== run 1 ==
// cpu
module cpu(clock,reset,imem_addr,imem_data,dmem_addr,dmem_we,dmem_wdata,dmem_rdata);
    input clock;
    input reset;
    output [11:0]imem_addr;
    input [15:0]imem_data;
    output [11:0]dmem_addr;
    output dmem_we;
    output [15:0]dmem_wdata;
    input [15:0]dmem_rdata;
    wire [17:0]brbus;
    wire [15:0]inst;
    wire [2:0] ex_dest,mem_dest,wb_dest;
    wire [19:0]wbbus;
    wire [55:0]idbus;
    wire [39:0]exbus;
    wire [39:0]membus;
    fetch_module fetch(.clock(clock),.reset(reset),.brbus(brbus),.inst(inst),.imem_addr(imem_addr),.imem_data(imem_data));
    decode_module decode(.clock(clock),.reset(reset),.inst(inst),.ex_dest(ex_dest),.mem_dest(mem_dest),
                        .wb_dest(wb_dest),.wbbus(wbbus),.brbus(brbus),.idbus(idbus));
    alu_module alu(.clock(clock),.reset(reset),.idbus(idbus),.exbus(exbus),.ex_dest(ex_dest));
    mem_module mem(.clock(clock),.reset(reset),.exbus(exbus),.membus(membus),.mem_dest(mem_dest),
                   .dmem_addr(dmem_addr),.dmem_we(dmem_we),.dmem_wdata(dmem_wdata),.dmem_rdata(dmem_rdata));
    wb_module wb(.clock(clock),.reset(reset),.membus(membus),.wbbus(wbbus),.wb_dest(wb_dest));
endmodule
Size in the first run: about 2,200 cells after synthesis, roughly 300 flip-flops, ~75 I/O pins, about 0.016 mm2 of cells after synthesis.
export LEC_CHECK = 0
export ABC_AREA = 1
export CAP_MARGIN = 10
export CELL_PAD_IN_SITES_DETAIL_PLACEMENT = 0
export CORE_MARGIN = 2
export CORE_UTILIZATION = 68
export CTS_CLUSTER_DIAMETER = 31
export CTS_CLUSTER_SIZE = 90
export GPL_ROUTABILITY_DRIVEN = 1
export GPL_TIMING_DRIVEN = 1
export HOLD_SLACK_MARGIN = 0.18
export SETUP_SLACK_MARGIN = 0.75
export SLEW_MARGIN = 20
export TNS_END_PERCENT = 90
create_clock -name core_clock -period 5.09 [get_ports {clock}]
run.sh (not shown) runs the stock make flow with config.mk's settings and CLKGATE_MAP_FILE=.
Inputs modified between run 1 and run 2:
Settings: CTS_CLUSTER_DIAMETER no longer set, was 31; GPL_ROUTABILITY_DRIVEN no longer set, was 1; TNS_END_PERCENT no longer set, was 90; SETUP_SLACK_MARGIN no longer set, was 0.75; GPL_TIMING_DRIVEN no longer set, was 1; HOLD_SLACK_MARGIN no longer set, was 0.18; CAP_MARGIN now 20, was 10; CTS_CLUSTER_SIZE no longer set, was 90; CELL_PAD_IN_SITES_DETAIL_PLACEMENT no longer set, was 0; the clock period (ns, I/O delays scaled along) now 4.77, was 5.09.
Notes after the runs:
Taking run 2 as 1.0, run 1 lands at 1.06 on cell area power density. Worst IR drop on VDD in run 2 vs run 1: down about 8%. Total met3 wirelength after detailed routing for run 2 is lower than for run 1. Run 2 vs run 1: final setup slack of the worst path down in run 2. Relative to run 1, clock buffer instance count of the final layout has decreased by 18% in run 2. NOTE sequential power run 1->run 2 increased by a few percent.
Inputs modified between run 2 and run 3:
Settings: ABC_AREA: 1 -> unset; CORE_UTILIZATION: 68 -> 40; the clock period (ns, I/O delays scaled along): 4.77 -> 8.0.
[summary]
On highest achievable clock rate, run 2 beats run 3.
Looking at worst-case setup margin in the final layout, run 3 sits 0.80 ns higher than run 2 does.
Compared with run 2, in run 3 cell count after synthesis fell 598, total of plain and repair buffers excluding clock buffers -17, overall power of the completed layout now smaller, post-route cell area now smaller, proportion of synthesized area in mux cells +12 points.
Run 3 ended up with a higher H-tree depth than run 2 did.
Input changes introduced in run 4 (baseline for comparison: run 3):
Settings: changing CORE_UTILIZATION from 40 to 23; changing the clock period (ns, I/O delays scaled along) from 8.0 to 7.2.
==> results <==
- Run 4: done, clean on timing, DRC and antenna
- Number of buffers added to fix hold violations after cts of run 4 is on par with run 3.
- In run 4, met3 layer usage reported by global route is lower than in run 3.
- Total power of run 4 is higher than that of run 3.
- Measured against run 3, the total CTS buffers of run 4 comes out at 1.06 times the reference value.
- Number of buffers outside the clock class in the layout up 8.1% in run 4 wrt run 3
- Relative to run 3, initial standard-cell utilization of the core decreased by 17 points in run 4.
- Clock buffer count | run 4 above run 3
- Compared with run 3, run 4 shows total wirelength of the detailed-routed design higher by 8.2%.
- NOTE: clock skew in run 4 falls short of that of run 3
Modified inputs, run 5 compared to run 4
Settings: CORE_UTILIZATION: 23 -> 65; TNS_END_PERCENT: unset -> 5; the clock period (ns, I/O delays scaled along): 7.2 -> 6.34.
--- outcome ---
Looking at the reports, run 4 completed the entire flow and the layout it produced met the timing, DRC and antenna checks. Run 5 ended with every stage complete and zero timing, DRC or antenna violations. Relative to run 4, the clock tree buffer count of the final layout measured on run 5 has decreased by more than 10%. Run 5 vs run 4 — post-route minimum period dropped 0.61 ns. Run 5 vs run 4 — final area dropped by a few percent. Reported sequential group power (lower): run 4. On maximum vdd ir drop, run 5 does worse than run 4. On post-placement cell area, the lower figure sits with run 5, not run 4. In run 5, the post-route fraction of the period consumed by the critical path came out 2.7 points above the value in run 4. | final wirelength | higher: run 4 |. Run 4 reports its cell with the largest stage delay on the worst path as sky130_fd_sc_hd__mux2_4 while run 5 reports sky130_fd_sc_hd__dfxtp_2.

* * *

cpu again, from the RTL that the note above started with.
==> flow/config.mk <==
export PLATFORM = sky130hd
export DESIGN_NAME = cpu
export DESIGN_NICKNAME = cpu
export VERILOG_FILES = /design/flow/design.v
export SDC_FILE = /design/flow/constraint.sdc
export NUM_CORES = 4
export LEC_CHECK = 0
export ABC_AREA = 1
export CAP_MARGIN = 10
export CELL_PAD_IN_SITES_DETAIL_PLACEMENT = 0
export CORE_ASPECT_RATIO = 1.14
export CORE_MARGIN = 2
export CORE_UTILIZATION = 71
export CTS_CLUSTER_DIAMETER = 103
export CTS_CLUSTER_SIZE = 20
export GPL_ROUTABILITY_DRIVEN = 1
export GPL_TIMING_DRIVEN = 1
export HOLD_SLACK_MARGIN = -0.09
export PLACE_DENSITY_LB_ADDON = 0.29
export SETUP_SLACK_MARGIN = 0.57
export SLEW_MARGIN = 20
export TNS_END_PERCENT = 55
==> flow/constraint.sdc <==
create_clock -name core_clock -period 4.0 [get_ports {clock}]
set_input_delay 0.8000 -clock core_clock [delete_from_list [all_inputs] [get_ports {clock}]]
set_output_delay 0.8000 -clock core_clock [all_outputs]
set_load 0.01 [all_outputs]
The baseline did not get past global routing with GRT-0232.
==> next run, changes <==
Settings changed: CORE_ASPECT_RATIO 1.14 to not set, CORE_UTILIZATION 71 to 66, CTS_CLUSTER_DIAMETER 103 to 31, CTS_CLUSTER_SIZE 20 to 90, HOLD_SLACK_MARGIN -0.09 to 0.18, PLACE_DENSITY_LB_ADDON 0.29 to not set, SETUP_SLACK_MARGIN 0.57 to not set.
Clock period 4.0 ns to 5.09 ns, I/O delays scaled along.
Outcome: With this change the flow went through all stages and came out clean. Synthesized cell count stays the same. Die size increases by a little under a tenth. Synthesized area is unchanged.
==> next run, changes <==
Settings changed: CAP_MARGIN 10 to 20, CELL_PAD_IN_SITES_DETAIL_PLACEMENT 0 to not set, CORE_UTILIZATION 66 to 72, CTS_CLUSTER_DIAMETER 31 to not set, CTS_CLUSTER_SIZE 90 to not set, GPL_ROUTABILITY_DRIVEN 1 to not set, GPL_TIMING_DRIVEN 1 to not set, HOLD_SLACK_MARGIN 0.18 to not set, PLACE_DENSITY_LB_ADDON set to 0.27, TNS_END_PERCENT 55 to not set.
Clock period 5.09 ns to 4.19 ns, I/O delays scaled along.
Outcome:
- This time the run ran to the end with violations: negative setup slack
- worst setup slack got worse by 0.42 ns
- total power hardly moves
- routed wire length came out lower by 0.44%
- sequential cell count does not change
- utilization increases by 3.9 points
- design area is lower by 3.1%
- synthesized cell count does not change
- global-route usage rises by 1.9 points
==> next run, changes <==
Settings changed: ABC_AREA 1 to not set, CAP_MARGIN 20 to 0, PLACE_DENSITY_LB_ADDON 0.27 to not set.
Clock period 4.19 ns to 4.79 ns, I/O delays scaled along.
What happened: The new run produced a layout that fails on negative setup slack. Cell count shrinks by about a fifth. Power shrinks by about a fifth. Worst setup slack is worse by 0.19 ns. Die size shrinks by a few percent. Register-to-register slack is worse by 0.19 ns. Sequential cell count stays the same. Synthesized area shrinks by a few percent. Sequential power shrinks by roughly a tenth. Critical path depth shrinks by 4. Non-clock buffer count grows by 48.
==> next run, changes <==
Settings changed: ABC_AREA set to 1, CAP_MARGIN 0 to 20, CORE_ASPECT_RATIO set to 0.5, CTS_CLUSTER_DIAMETER set to 346, CTS_CLUSTER_SIZE set to 100, SETUP_SLACK_MARGIN set to 1.17, TNS_END_PERCENT set to 10.
Clock period 4.79 ns to 4.13 ns, I/O delays scaled along.
What happened: With this change the flow aborted during global routing. Die area is higher by about 4.4%. Synthesized cell count is higher by about 38%. Synthesized area is higher by about 4%.
Power and IR drop assume default switching activity.
